Setup of try-fjord:
==> flow/design.v (excerpt) <==
module day3_part2_top( clk, rst, rom_addr, rom_data, sum, done );
clock: 3.29 ns
lec_check: 0
cap_margin: 20
core_margin: 2
core_utilization: 40
slew_margin: 20
run.sh (not shown) runs the stock make flow with config.mk's settings and CLKGATE_MAP_FILE=.
try-fjord went all the way through synthesis, placement and routing and the layout is clean on timing, DRC and antenna.
The inputs of try-raven differ from those of try-fjord as listed below.
Settings: swapping 2 for 9 in CORE_MARGIN; putting ABC_AREA at 0 where nothing was set; putting MIN_ROUTING_LAYER at met2 where nothing was set; swapping 40 for 46 in CORE_UTILIZATION; swapping 20 for 0 in CAP_MARGIN; putting CORE_ASPECT_RATIO at 0.74 where nothing was set; swapping 3.29 for 4.0 in the clock period (ns, I/O delays scaled along).
Notes after the runs:
On final cell count: try-raven sits below try-fjord. The slowest cell on the critical path comes out a2111oi_4 in one run and nor4_4 in the other, namely in try-fjord and try-raven respectively. Against try-fjord, try-raven reports a non-clock buffer count that is lower. In terms of combinational share of power, try-fjord and try-raven differ only marginally. Reported for try-fjord and try-raven, antenna violation net count after detailed routing turned out identical to the last digit. try-raven: worst-case headroom to the max-slew limit is 24 points lower than what try-fjord reported. Higher antenna diode instance count goes to try-raven over try-fjord. On final worst hold slack, try-raven does better than try-fjord. Going from try-fjord to try-raven, maximum operating frequency shows a reduction of about 15%; final critical-path share of the clock period shows a reduction of 2.6 points; amount of wire on met2 after detailed routing shows an increase of 2.5 mm; sequential power shows a reduction of about 18%.
Setup changes, try-raven to try-willow
Settings: CTS_CLUSTER_SIZE newly set to 30; CORE_MARGIN changed from 9 to 2; CAP_MARGIN changed from 0 to 20; CORE_ASPECT_RATIO removed (was 0.74); CORE_UTILIZATION changed from 46 to 70; CTS_CLUSTER_DIAMETER newly set to 201; MIN_ROUTING_LAYER removed (was met2); the clock period (ns, I/O delays scaled along) changed from 4.0 to 1.83.
==> results <==
Status for try-willow and try-raven: clean finish in try-raven only. try-willow | ERROR | clock tree synthesis (4_1_cts). Comparing try-willow against try-raven, there is no change at all in post-synthesis cell count from yosys. Summary of try-willow over try-raven: synthesized cell count ~0 delta, share of synthesized cell area in and-or and or-and compound cells ~0 delta, die span in y -about 14%, pre-CTS setup slack -1.36 ns, post-place instance area +about 15%. Number of cells in the design after placement ended up 5.2% higher on try-willow than on try-raven. Reported for try-willow and try-raven, flip-flop and latch count after synthesis turned out identical to the last digit. In the flow results for try-willow and try-raven, the number of rows created at floorplan is larger on try-raven. Summary of try-willow over try-raven: mapped cell area roughly the same, die size lower.


day3_part2_top again, from the RTL that the note above started with.
make LEC_CHECK=0 ABC_AREA=0 CAP_MARGIN=20 CORE_MARGIN=2 CORE_UTILIZATION=71 CTS_CLUSTER_DIAMETER=205 CTS_CLUSTER_SIZE=15 PLACE_DENSITY=0.74 SLEW_MARGIN=20 finish   # period 1.83 ns
The starting point aborted during 4_1_cts (DPL-0038).
Rerun with:
ABC_AREA = not set   (was 0)
CORE_UTILIZATION = 40   (was 71)
CTS_CLUSTER_DIAMETER = not set   (was 205)
CTS_CLUSTER_SIZE = not set   (was 15)
PLACE_DENSITY = not set   (was 0.74)
clock period = 4.0 ns   (was 1.83 ns; I/O delays follow)
The changed run finished clean.
Synthesized area stays the same.
Synthesized cell count does not change.
Die area rose by 75%.
Rerun with:
ABC_AREA = 0   (was not set)
CORE_ASPECT_RATIO = 0.69   (was not set)
CORE_UTILIZATION = 72   (was 40)
CTS_CLUSTER_DIAMETER = 371   (was not set)
CTS_CLUSTER_SIZE = 97   (was not set)
PLACE_DENSITY = 0.41   (was not set)
clock period = 1.83 ns   (was 4.0 ns; I/O delays follow)
What happened: With this change the flow ended with an error in 4_1_cts (DPL-0038); die size drops by 44%; synthesized area is unchanged; synthesized cell count stays the same.


Starting RTL as in the previous note.
## day3_part2_top
module day3_part2_top( clk, rst, rom_addr, rom_data, sum, done );
make LEC_CHECK=0 CAP_MARGIN=20 CORE_MARGIN=2 CORE_UTILIZATION=64 SLEW_MARGIN=20 finish   # period 2.7 ns
The baseline went through all stages and came out clean.
Rerun with:
- ABC_AREA: not set -> 0
- CORE_UTILIZATION: 64 -> 71
- CTS_CLUSTER_DIAMETER: not set -> 205
- CTS_CLUSTER_SIZE: not set -> 15
- PLACE_DENSITY_LB_ADDON: not set -> 0.28
- clock period: 2.7 -> 1.83 ns (I/O delays scaled with it)
After rerunning: This time the run died in clock tree synthesis. Die size falls by roughly a tenth. Area after synthesis stays the same. Synthesized cell count is unchanged.
Rerun with:
- CELL_PAD_IN_SITES_GLOBAL_PLACEMENT: not set -> 0
- CORE_UTILIZATION: 71 -> 72
- CTS_CLUSTER_DIAMETER: 205 -> 204
- CTS_CLUSTER_SIZE: 15 -> 58
- GPL_ROUTABILITY_DRIVEN: not set -> 1
- GPL_TIMING_DRIVEN: not set -> 1
- MIN_ROUTING_LAYER: not set -> met1
- PLACE_DENSITY_LB_ADDON: 0.28 -> 0.29
- SLEW_MARGIN: 20 -> 40
- TNS_END_PERCENT: not set -> 65
The new run stopped in clock tree synthesis on DPL-0033.
Die size fell by 1.3%.
Synthesized cell count stays the same.
Synthesized area is unchanged.
Rerun with:
- ABC_AREA: 0 -> not set
- CAP_MARGIN: 20 -> 35
- CELL_PAD_IN_SITES_GLOBAL_PLACEMENT: 0 -> not set
- CORE_MARGIN: 2 -> 9
- CORE_UTILIZATION: 72 -> 40
- CTS_CLUSTER_DIAMETER: 204 -> not set
- CTS_CLUSTER_SIZE: 58 -> not set
- GPL_ROUTABILITY_DRIVEN: 1 -> not set
- GPL_TIMING_DRIVEN: 1 -> not set
- MIN_ROUTING_LAYER: met1 -> not set
- PLACE_DENSITY_LB_ADDON: 0.29 -> not set
- SLEW_MARGIN: 40 -> 20
- TNS_END_PERCENT: 65 -> not set
- clock period: 1.83 -> 4.0 ns (I/O delays scaled with it)
Effect: Now the flow finished with timing, DRC and antenna clean; synthesized cell count is unchanged; synthesized area stays the same; die area increases by well over a third.
Rerun with:
- ABC_AREA: not set -> 0
- CAP_MARGIN: 35 -> 20
- CORE_MARGIN: 9 -> 2
- CORE_UTILIZATION: 40 -> 70
- CTS_CLUSTER_DIAMETER: not set -> 203
- CTS_CLUSTER_SIZE: not set -> 36
- clock period: 4.0 -> 1.87 ns (I/O delays scaled with it)
The new run never finished: it broke off in clock tree synthesis; area after synthesis is unchanged; synthesized cell count does not change; die size falls by well over a third.


day3_part2_top again, from the RTL that the note above started with.
export LEC_CHECK = 0
export ABC_AREA = 0
export CAP_MARGIN = 20
export CORE_MARGIN = 2
export CORE_UTILIZATION = 68
export CTS_CLUSTER_DIAMETER = 203
export CTS_CLUSTER_SIZE = 30
export SLEW_MARGIN = 20
create_clock -name core_clock -period 1.87 [get_ports {clk}]
The starting point did not get past global routing (5_1_grt) on DPL-0038.
Then changed:
- ABC_AREA: 0 -> not set
- CORE_UTILIZATION: 68 -> 30
- CTS_CLUSTER_DIAMETER: 203 -> not set
- CTS_CLUSTER_SIZE: 30 -> not set
- clock period: 1.87 -> 3.29 ns (I/O delays scaled with it)
Result: The changed run passed the timing, DRC and antenna checks. Die size rose by about 120%. Synthesized area does not change. Synthesized cell count is unchanged.
Then changed:
- ABC_AREA: not set -> 0
- CELL_PAD_IN_SITES_GLOBAL_PLACEMENT: not set -> 0
- CORE_UTILIZATION: 30 -> 71
- CTS_CLUSTER_DIAMETER: not set -> 204
- CTS_CLUSTER_SIZE: not set -> 58
- GPL_ROUTABILITY_DRIVEN: not set -> 1
- GPL_TIMING_DRIVEN: not set -> 1
- MIN_ROUTING_LAYER: not set -> met1
- PLACE_DENSITY_LB_ADDON: not set -> 0.29
- SLEW_MARGIN: 20 -> 40
- TNS_END_PERCENT: not set -> 65
- clock period: 3.29 -> 1.83 ns (I/O delays scaled with it)
The new run ended with an error in global routing (5_1_grt), error DPL-0038.
Area after synthesis stays the same.
Die area goes down by about 60%.
Synthesized cell count is unchanged.
Power figures rest on the tool's default switching activity, not on a simulated workload.
